v1:
Design component, start of the top module:
module component (
    input  wire         clk,
    input  wire         rst,
    input  wire [31:0]  fifo1_data_in,
    input  wire [31:0]  fifo2_data_in,
    input  wire [31:0]  fifo3_data_in,
    input  wire         fifo1_write_en,
    input  wire         fifo2_write_en,
    input  wire         fifo3_write_en,
    input  wire         fifo1_read_en,
    input  wire         fifo2_read_en,
    input  wire         fifo3_read_en,
    output wire [31:0]  result_out,
    output wire         fifo1_empty,
    output wire         fifo2_empty,
    output wire         fifo3_empty,
    output wire         fifo1_full,
    output wire         fifo2_full,
    output wire         fifo3_full
);
For scale: ~7100 cells after synthesis, roughly 1600 flip-flops, ~140 I/O pins, about 87000 um2 of cells after synthesis.
make LEC_CHECK=0 CAP_MARGIN=20 CELL_PAD_IN_SITES_DETAIL_PLACEMENT=0 CORE_MARGIN=4 CORE_UTILIZATION=54 GPL_ROUTABILITY_DRIVEN=1 MAX_ROUTING_LAYER=met4 MIN_ROUTING_LAYER=met1 SETUP_SLACK_MARGIN=0.88 SLEW_MARGIN=30 finish   # period 10.9 ns
run.sh (not shown) runs the stock make flow with config.mk's settings and CLKGATE_MAP_FILE=.
Ran to the end and failed final checks on negative setup slack: v1.
What v28 does differently from v1 at the input level:
# v1
export LEC_CHECK = 0
export CAP_MARGIN = 20
export CELL_PAD_IN_SITES_DETAIL_PLACEMENT = 0
export CORE_MARGIN = 4
export CORE_UTILIZATION = 54
export GPL_ROUTABILITY_DRIVEN = 1
export MAX_ROUTING_LAYER = met4
export MIN_ROUTING_LAYER = met1
export SETUP_SLACK_MARGIN = 0.88
export SLEW_MARGIN = 30
create_clock -name core_clock -period 10.9 [get_ports {clk}]
# v28
export LEC_CHECK = 0
export ABC_AREA = 1
export CAP_MARGIN = 10
export CELL_PAD_IN_SITES_DETAIL_PLACEMENT = 0
export CORE_MARGIN = 4
export CORE_UTILIZATION = 72
export CTS_CLUSTER_DIAMETER = 371
export CTS_CLUSTER_SIZE = 17
export GPL_ROUTABILITY_DRIVEN = 1
export MAX_ROUTING_LAYER = met4
export MIN_ROUTING_LAYER = met1
export PLACE_DENSITY_LB_ADDON = 0.02
export SETUP_SLACK_MARGIN = -1.05
export SLEW_MARGIN = 30
create_clock -name core_clock -period 15.0 [get_ports {clk}]
Results
- From v1 to v28 the numbers moved as follows: horizontal extent of the die down 13%, delay contributed by the slowest stage of the critical path picked up an extra 0.26 ns, final hold slack roughly the same.
- Looking only at final core area utilization, and setting everything else aside, the lower value of v28 and v1 goes to v1.
- Area used by sequential logic in the layout delta (v28 -> v1): insignificant
- Total die size shrinks by more than 10% when moving from v1 to v28.
- v28 vs v1, number of ordinary and repair buffers in the finished layout went down by 621.
- Against v1 as the reference, v28 delivers a higher first-pass GRT wire length.
- v28 finished all stages; however, its layout fails the closing checks, the failures being negative setup slack.
- In v28 the area share of and/or/nand/nor cells after synthesis turned out 15 points higher than in v1.
Edits applied to the flow inputs when going from v28 to v57:
# v28
export LEC_CHECK = 0
export ABC_AREA = 1
export CAP_MARGIN = 10
export CELL_PAD_IN_SITES_DETAIL_PLACEMENT = 0
export CORE_MARGIN = 4
export CORE_UTILIZATION = 72
export CTS_CLUSTER_DIAMETER = 371
export CTS_CLUSTER_SIZE = 17
export GPL_ROUTABILITY_DRIVEN = 1
export MAX_ROUTING_LAYER = met4
export MIN_ROUTING_LAYER = met1
export PLACE_DENSITY_LB_ADDON = 0.02
export SETUP_SLACK_MARGIN = -1.05
export SLEW_MARGIN = 30
create_clock -name core_clock -period 15.0 [get_ports {clk}]
# v57
export LEC_CHECK = 0
export CAP_MARGIN = 20
export CORE_MARGIN = 2
export CORE_UTILIZATION = 59
export SLEW_MARGIN = 20
create_clock -name core_clock -period 9.75 [get_ports {clk}]
[summary]
- Between v57 and v28, synthesized instance count is higher for v28, v57 comes in under that.
- Every stage of v57 finished as expected; the final checks, on the other hand, flagged negative setup slack, which means the layout fails.
- Routed wire length, v57 vs v28: down slightly
- Slack of the critical path delta (v57 − v28): unfavourable
- Final setup violation count, v57 and v28: lower on v28
